==> flow/design.v (excerpt) <==
module dma_controller(
    input wire clk,
    input wire reset,
    input wire trigger,
    input wire [4:0] length,
    input wire [31:0] source_address,
    input wire [31:0] destination_add,
    input wire ARREADY,
    input wire [31:0] RDATA,
    input wire RVALID,
    input wire AWREADY,
    input wire WREADY,
    input wire BVALID,
    output reg done,
    output reg [31:0] ARADDR,
    output reg ARVALID,
    output reg RREADY,
    output reg [31:0] AWADDR,
    output reg AWVALID,
    output reg [31:0] WDATA,
    output reg WVALID,
    output reg BREADY
);
Size: roughly 2200 cells after synthesis, about 780 flip-flops, ~210 I/O pins, ~0.031 mm2 of cells after synthesis.
export LEC_CHECK = 0
export CAP_MARGIN = 5
export CORE_MARGIN = 2
export CORE_UTILIZATION = 72
export CTS_CLUSTER_SIZE = 15
export SLEW_MARGIN = 20
create_clock -name core_clock -period 2.25 [get_ports {clk}]
run.sh (not shown) runs the stock make flow with config.mk's settings and CLKGATE_MAP_FILE=.
The starting point produced a layout that fails on setup timing.
==> next run, changes <==
CAP_MARGIN = 20   (was 5)
CORE_UTILIZATION = 40   (was 72)
CTS_CLUSTER_SIZE = default   (was 15)
clock period = 2.9 ns   (was 2.25 ns; I/O delays follow)
=> The new run produced a clean layout. Die area climbs by 78%. Area after synthesis does not change. Count of clock-buffer cells in the layout came out higher by 11. Total power shrinks by 27%. Routed wire length goes down by 10%. Final area fell by 1.1%. Sequential power drops by 22%. Register-to-register slack is better by 430 ps.
==> next run, changes <==
CORE_UTILIZATION = 66   (was 40)
CTS_CLUSTER_SIZE = 25   (was default)
clock period = 1.61 ns   (was 2.9 ns; I/O delays follow)
What happened:
- With this change the flow finished but fails on setup timing
- worst setup slack is worse by 1400 ps
- design area came out higher by about 10%
- wire length came out higher by 29%
- count of clock-buffer cells in the layout falls by 5
- critical path depth is higher by 3
- total power goes up by about 100%
- core utilization is higher by 40 points
- hold slack got worse by 230 ps
- global-route usage rose by 15 points
- via count is higher by 21%
- area after synthesis does not change
==> next run, changes <==
ABC_AREA = 1   (was default)
CORE_UTILIZATION = 69   (was 66)
CTS_CLUSTER_SIZE = default   (was 25)
PLACE_DENSITY = 0.37   (was default)
clock period = 2.13 ns   (was 1.61 ns; I/O delays follow)
Effect:
- The new run finished but fails on setup timing
- setup slack improves by 880 ps
- area after synthesis grows by 6.9%
- final area shrinks by about 2.2%
- count of clock-buffer cells in the layout shrinks by 6
- core utilization shrinks by 4.2 points
- die size grows by 2.2%
- global-route usage grows by 6.8 points
- wire length grows by 7.2%
- non-clock buffer count shrinks by 230
- sequential share of layout area grows by 1.2 points
- power shrinks by about 25%

* * *

Setup of job 7428:
Starting RTL as in the previous note.
export LEC_CHECK = 0
export CAP_MARGIN = 10
export CORE_MARGIN = 2
export CORE_UTILIZATION = 72
export CTS_CLUSTER_DIAMETER = 28
export CTS_CLUSTER_SIZE = 25
export SLEW_MARGIN = 20
create_clock -name core_clock -period 2.16 [get_ports {clk}]
In the summary table, job 7428 is marked failed, with error GRT-0232 raised in global routing.
Relative to job 7428, the following input files were edited for job 2040:
- CTS_CLUSTER_DIAMETER changed from 28 to 79
- HOLD_SLACK_MARGIN newly set to 0.3
- the clock period (ns, I/O delays scaled along) changed from 2.16 to 2.17
==> comparison <==
- What the final checks of job 2040 revealed, after a flow that finished every stage, was a layout that fails on setup timing.
- Diff job 7428 -> job 2040: sequential element share of the synthesized area ~0 delta, cell count after synthesis saw little to no change.
- Job 2040 vs. job 7428: placed instance area down about 0.33%, post-synthesis simple-gate area fraction did not really move.
- Reported for job 7428 and job 2040, number of buffers on the longest clock path turned out identical to the last digit.
The inputs of job 3662 differ from those of job 2040 as listed below.
- a deleted CTS_CLUSTER_SIZE that had been 25
- a deleted HOLD_SLACK_MARGIN that had been 0.3
- a deleted CTS_CLUSTER_DIAMETER that had been 79
- a change of CAP_MARGIN from 10 to 20
- a change of the clock period (ns, I/O delays scaled along) from 2.17 to 2.22
--- outcome ---
- Although job 3662 finished all stages, its layout failed final checks on setup timing.
- Looking at share of the final layout cell area in sequential cells across job 2040 and job 3662, the one that comes out higher is job 2040.
- Re number of vias after detailed routing: job 2040 was lower than job 3662.
- Clock network fraction of total power was lower in the run labelled job 2040.
- Filler-free cell count of the finished design was higher in the run labelled job 3662.
- [compare] base=job 2040 new=job 3662: hold slack has decreased; synthesis-to-layout area growth has increased.
- Looking at clock buffer count, job 3662 sits above job 2040.

* * *

Setup of exp/delta:
Starting RTL as in the previous note.
Settings: LEC_CHECK=0, CAP_MARGIN=15, CORE_MARGIN=2, CORE_UTILIZATION=71, CTS_CLUSTER_DIAMETER=27, CTS_CLUSTER_SIZE=41, HOLD_SLACK_MARGIN=-0.04, MAX_ROUTING_LAYER=met4, SLEW_MARGIN=20; clock period 3.24 ns.
exp/delta did not stop at any stage, and its layout met the timing, DRC and antenna checks.
Edits applied to the flow inputs when going from exp/delta to exp/cedar:
Settings: clearing CTS_CLUSTER_DIAMETER, which used to be 27; swapping 15 for 20 in CAP_MARGIN; clearing CTS_CLUSTER_SIZE, which used to be 41; clearing HOLD_SLACK_MARGIN, which used to be -0.04; swapping 71 for 12 in CORE_UTILIZATION; clearing MAX_ROUTING_LAYER, which used to be met4; swapping 3.24 for 4.02 in the clock period (ns, I/O delays scaled along).
Findings:
On critical path depth, the higher figure sits with exp/delta, not exp/cedar. Sort exp/cedar and exp/delta by fraction of met2 tracks used by global routing desc -> top: exp/delta. Delta(clock network power consumption, exp/cedar - exp/delta) < 0. Per the comparison of exp/cedar with exp/delta, global-route usage over all layers -37 points, slack of the critical path shows an increase of 790 ps, wire length decreased about 3%. exp/cedar ended up with reg2reg as its classification of the worst-slack hold path; exp/delta ended up with in2reg. Slowest cell on the critical path: sky130_fd_sc_hd__a221oi_1 -> exp/delta, sky130_fd_sc_hd__nor2_4 -> exp/cedar. Cmp exp/cedar and exp/delta / worst hold slack / lower: exp/cedar.
The following lists how exp/tundra was set up differently from exp/cedar:
Settings: changing CORE_UTILIZATION from 12 to 65; changing the clock period (ns, I/O delays scaled along) from 4.02 to 1.99.
[summary]
Compared with exp/cedar, in exp/tundra initial antenna violation count went down, initial standard-cell utilization of the core went up 54 points, wire length per cell now sits higher. Utilization exp/cedar -> exp/tundra: up. [exp/tundra] flow finished | final checks: failed | reasons: negative setup slack. In the route summary, exp/tundra ends up with a via count exceeding that of exp/cedar. [compare] base=exp/cedar new=exp/tundra: maximum cell stage delay along the critical path fell by 170 ps; design area was more or less identical; register share of the cell area has remained practically unchanged; number of non-clock buffers +239. Delta (exp/tundra minus exp/cedar): path length in cells of the critical path moved up, proportion of power drawn by combinational gates moved up.
## Diff of input files: exp/sierra against exp/tundra
Settings: a change of CORE_UTILIZATION from 65 to 44; a change of the clock period (ns, I/O delays scaled along) from 1.99 to 2.52.
==> comparison <==
exp/sierra: full flow OK, the timing, DRC and antenna checks passed
Wire length of the first global-routing pass in exp/sierra is 4.3% lower than in exp/tundra
Post-route worst setup slack ended up 470 ps higher on exp/sierra than on exp/tundra.
Re die width: exp/sierra is 47 um up on exp/tundra.
In the reports for exp/sierra and exp/tundra, the larger actual transition at the worst max-transition pin belongs to exp/tundra.
Looking at number of well taps, exp/sierra sits about 50% above exp/tundra.

* * *

The RTL this note starts from:
==> flow/design.v <==
module sync_fifo (
    input  wire        clk,
    input  wire        reset,
    input  wire        FIFO_WR_EN,
    input  wire        FIFO_RD_EN,
    input  wire [31:0] write_data,
    output reg  [31:0] read_data,
    output wire        FIFO_FULL,
    output wire        FIFO_EMPTY
);
    localparam DEPTH      = 16;
    localparam ADDR_WIDTH = 4;            
    localparam PTR_WIDTH  = ADDR_WIDTH + 1;  
    reg [31:0] mem [0:DEPTH-1];
    reg [PTR_WIDTH-1:0] wr_ptr;    
    reg [PTR_WIDTH-1:0] rd_ptr;
    wire [ADDR_WIDTH-1:0] wr_addr = wr_ptr[ADDR_WIDTH-1:0];
    wire [ADDR_WIDTH-1:0] rd_addr = rd_ptr[ADDR_WIDTH-1:0];
    assign FIFO_EMPTY = (wr_ptr == rd_ptr);
    assign FIFO_FULL =
        (wr_addr == rd_addr) && (wr_ptr[PTR_WIDTH-1] != rd_ptr[PTR_WIDTH-1]);
    always @(posedge clk or posedge reset) begin
        if (reset) begin
            wr_ptr <= 0;
        end else begin
            if (FIFO_WR_EN && !FIFO_FULL) begin
                mem[wr_addr] <= write_data;
                wr_ptr <= wr_ptr + 1;        
            end
        end
    end
    always @(posedge clk or posedge reset) begin
        if (reset) begin
            rd_ptr <= 0;
            read_data <= 0;
        end else begin
            if (FIFO_RD_EN && !FIFO_EMPTY) begin
                read_data <= mem[rd_addr];
                rd_ptr <= rd_ptr + 1;        
            end
        end
    end
endmodule
`timescale 1ns / 1ps
module dma_controller(
    input wire clk,
    input wire reset,
    input wire trigger,
    input wire [4:0] length,
    input wire [31:0] source_address,
    input wire [31:0] destination_add,
    input wire ARREADY,
    input wire [31:0] RDATA,
    input wire RVALID,
    input wire AWREADY,
    input wire WREADY,
    input wire BVALID,
    output reg done,
    output reg [31:0] ARADDR,
    output reg ARVALID,
    output reg RREADY,
    output reg [31:0] AWADDR,
    output reg AWVALID,
    output reg [31:0] WDATA,
    output reg WVALID,
    output reg BREADY
);
    localparam READ_IDLE = 2'b00;
    localparam READ_INIT = 2'b01;
    localparam READ_WAIT = 2'b10;
    localparam READ_DATA = 2'b11;
    localparam WRITE_IDLE = 3'b000;
    localparam WRITE_WAIT = 3'b001;
    localparam WRITE_DATA = 3'b010;
    localparam WRITE_AW_HANDSHAKE = 3'b011;
    localparam WRITE_W_HANDSHAKE = 3'b100;
    localparam WRITE_RESP = 3'b101;
    localparam WRITE_STALL = 3'b110;
    reg [1:0] read_state;
    reg [2:0] write_state;
    reg [4:0] read_count, write_count;
    reg [31:0] current_read_addr, current_write_addr;
    reg [2:0] xfer_words;    
    reg fifo_write_en, fifo_read_en;
    wire fifo_full, fifo_empty;
    wire [31:0] fifo_read_data;
    reg [31:0] fifo_write_data;
    wire read_done, write_done;
    sync_fifo fifo (
        .clk(clk),
        .reset(reset),
        .FIFO_RD_EN(fifo_read_en),
        .FIFO_WR_EN(fifo_write_en),
        .write_data(fifo_write_data),
        .read_data(fifo_read_data),
        .FIFO_FULL(fifo_full),
        .FIFO_EMPTY(fifo_empty)
    );
    assign read_done = (read_count == xfer_words) && !(xfer_words == 0);
    assign write_done = (write_count == xfer_words) && !(xfer_words == 0);
    always @(posedge clk or posedge reset) begin
        if (reset) begin
            done <= 0;
        end
        else if (read_state == READ_IDLE && trigger) begin
            done <= 0;
        end
        else begin
            done <= read_done && write_done;
        end
    end    
    always @(posedge clk or posedge reset) begin
        if (reset) begin
            read_state <= READ_IDLE;
            read_count <= 0;
            xfer_words <= 0;
            ARADDR <= 0;
            ARVALID <= 0;
            RREADY <= 1;
            fifo_write_en <= 0;
        end else begin
            case (read_state)
                READ_IDLE: begin
                    ARADDR <= 0;
                    ARVALID <= 0;
                    if (trigger) begin
                        read_count <= 0;
                        xfer_words <= length[4:2];
                        current_read_addr <= source_address;
                        read_state <= READ_INIT;
                    end    
                end
                READ_INIT: begin
                    fifo_write_en <= 0;
                    if (read_count == xfer_words) begin    
                        read_state <= READ_IDLE;
                    end
                    else if (!fifo_full) begin
                        ARADDR <= current_read_addr;
                        ARVALID <= 1;
                        read_state <= READ_WAIT;
                    end
                end
                READ_WAIT: begin
                    if (ARREADY && ARVALID) begin
                        ARVALID <= 0;
                        read_state <= READ_DATA;
                    end
                end
                READ_DATA: begin
                    if (RVALID && RREADY) begin
                        fifo_write_en <= 1;
                        fifo_write_data <= RDATA;
                        read_count <= read_count + 1;
                        current_read_addr <= current_read_addr + 4;                 
                        read_state <= READ_INIT;
                    end    
                end                      
                default: read_state <= READ_IDLE;
            endcase
        end
    end
    always @(posedge clk or posedge reset) begin
        if (reset) begin
            write_state <= WRITE_IDLE;
            write_count <= 0;
            AWADDR <= 32'b0;            
            WDATA <= 32'b0;            
            AWVALID <= 0;
            WVALID <= 0;
            BREADY <= 1;
            fifo_read_en <= 0;
        end 
        else begin
            case (write_state)
                WRITE_IDLE: begin
                    AWADDR <= 32'b0;
                    WDATA <= 32'b0;
                    AWVALID <= 0;
                    WVALID <= 0;
                    if(!fifo_empty) begin
                        write_count <= 0;
                        current_write_addr <= destination_add;
                        fifo_read_en <= 1;
                        write_state <= WRITE_WAIT;
                    end
                    else if (trigger && read_state == READ_IDLE) begin
                        write_count <= 0;
                    end
                end
                WRITE_WAIT: begin
                    fifo_read_en <= 0;
                    if (write_count == xfer_words) begin   
                        write_state <= WRITE_IDLE;
                    end    
                    else begin
                        write_state <= WRITE_DATA;
                    end
                end
                WRITE_DATA: begin
                        AWADDR <= current_write_addr;
                        AWVALID <= 1;
                        WDATA <= fifo_read_data;
                        WVALID <= 1;
                        write_state <= WRITE_AW_HANDSHAKE;
                end
                WRITE_AW_HANDSHAKE: begin
                    if(AWVALID && AWREADY) begin
                        AWVALID <= 0;
                        write_state <= WRITE_W_HANDSHAKE;
                    end
                end
                WRITE_W_HANDSHAKE: begin
                    if(WVALID && WREADY) begin
                        WVALID <= 0;
                        write_state <= WRITE_RESP;
                    end
                end
                WRITE_RESP: begin
                    if(BVALID && BREADY) begin
                        write_count <= write_count + 1;
                        current_write_addr <= current_write_addr + 4;
                        if (!fifo_empty) begin
                            fifo_read_en <= 1;
                            write_state <= WRITE_WAIT;
                        end
                        else begin
                            write_state <= WRITE_STALL;
                        end
                    end
                end
                WRITE_STALL: begin
                    if (write_count == xfer_words) begin
                        write_state <= WRITE_IDLE;
                    end
                    else if (!fifo_empty) begin
                        fifo_read_en <= 1;
                        write_state <= WRITE_WAIT;
                    end
                end
                default: write_state <= WRITE_WAIT;
            endcase 
        end
    end
endmodule  
clock: 3.52 ns
lec_check: 0
cap_margin: 20
cell_pad_in_sites_global_placement: 2
core_margin: 10
core_utilization: 24
cts_cluster_diameter: 245
gpl_routability_driven: 1
hold_slack_margin: 0.15
max_routing_layer: met4
min_routing_layer: met2
place_density_lb_addon: 0.12
slew_margin: 25
tns_end_percent: 60
Next try:
- CELL_PAD_IN_SITES_GLOBAL_PLACEMENT: 2 -> 0
- CORE_ASPECT_RATIO: unset -> 1.78
- CORE_MARGIN: 10 -> 8
- CORE_UTILIZATION: 24 -> 21
- CTS_CLUSTER_DIAMETER: 245 -> unset
- HOLD_SLACK_MARGIN: 0.15 -> unset
- MIN_ROUTING_LAYER: met2 -> unset
- PLACE_DENSITY_LB_ADDON: 0.12 -> 0.25
- TNS_END_PERCENT: 60 -> 100
- clock period: 3.52 -> 1.69 ns (I/O delays scaled with it)
=>
- With this change the flow ran to the end with violations: negative setup slack
- critical path depth increases by 2
- clock-buffer cell count decreases by 51
- global-route usage decreases by 9.5 points
- register-to-register slack degrades by 1000 ps
- area after synthesis stays the same
- first-iteration DRC count decreases by well over a third
- wire length increases by a few percent
- flip-flop count does not change
Next try:
- ABC_AREA: unset -> 1
- CAP_MARGIN: 20 -> 10
- CORE_ASPECT_RATIO: 1.78 -> 1.04
- CORE_UTILIZATION: 21 -> 28
- CTS_CLUSTER_SIZE: unset -> 33
- MIN_ROUTING_LAYER: unset -> met1
- PLACE_DENSITY_LB_ADDON: 0.25 -> 0.15
Outcome: The new run produced a layout that fails on negative setup slack; synthesized cell count rises by 48%; wire length rises by about 6%; via count rises by about 20%; power rises by 9.4%; final area rises by about 6%; non-clock buffer count rises by 17; setup slack improves by 200 ps; core utilization rises by 9.4 points; clock power rises by 14%; flip-flop count does not change; first-iteration DRC count rises by about 35%.
Next try:
- ABC_AREA: 1 -> unset
- CELL_PAD_IN_SITES_GLOBAL_PLACEMENT: 0 -> unset
- CORE_ASPECT_RATIO: 1.04 -> unset
- CORE_MARGIN: 8 -> 2
- CORE_UTILIZATION: 28 -> 72
- CTS_CLUSTER_SIZE: 33 -> 15
- GPL_ROUTABILITY_DRIVEN: 1 -> unset
- MAX_ROUTING_LAYER: met4 -> unset
- MIN_ROUTING_LAYER: met1 -> unset
- PLACE_DENSITY_LB_ADDON: 0.15 -> unset
- SLEW_MARGIN: 25 -> 20
- TNS_END_PERCENT: 100 -> unset
- clock period: 1.69 -> 1.99 ns (I/O delays scaled with it)
Result: The new run ended with an error in 5_1_grt with DPL-0033; die area fell by 65%; synthesized area goes down by 6.5%; synthesized cell count went down by 32%.
Power is estimated from default activity; no workload was simulated.
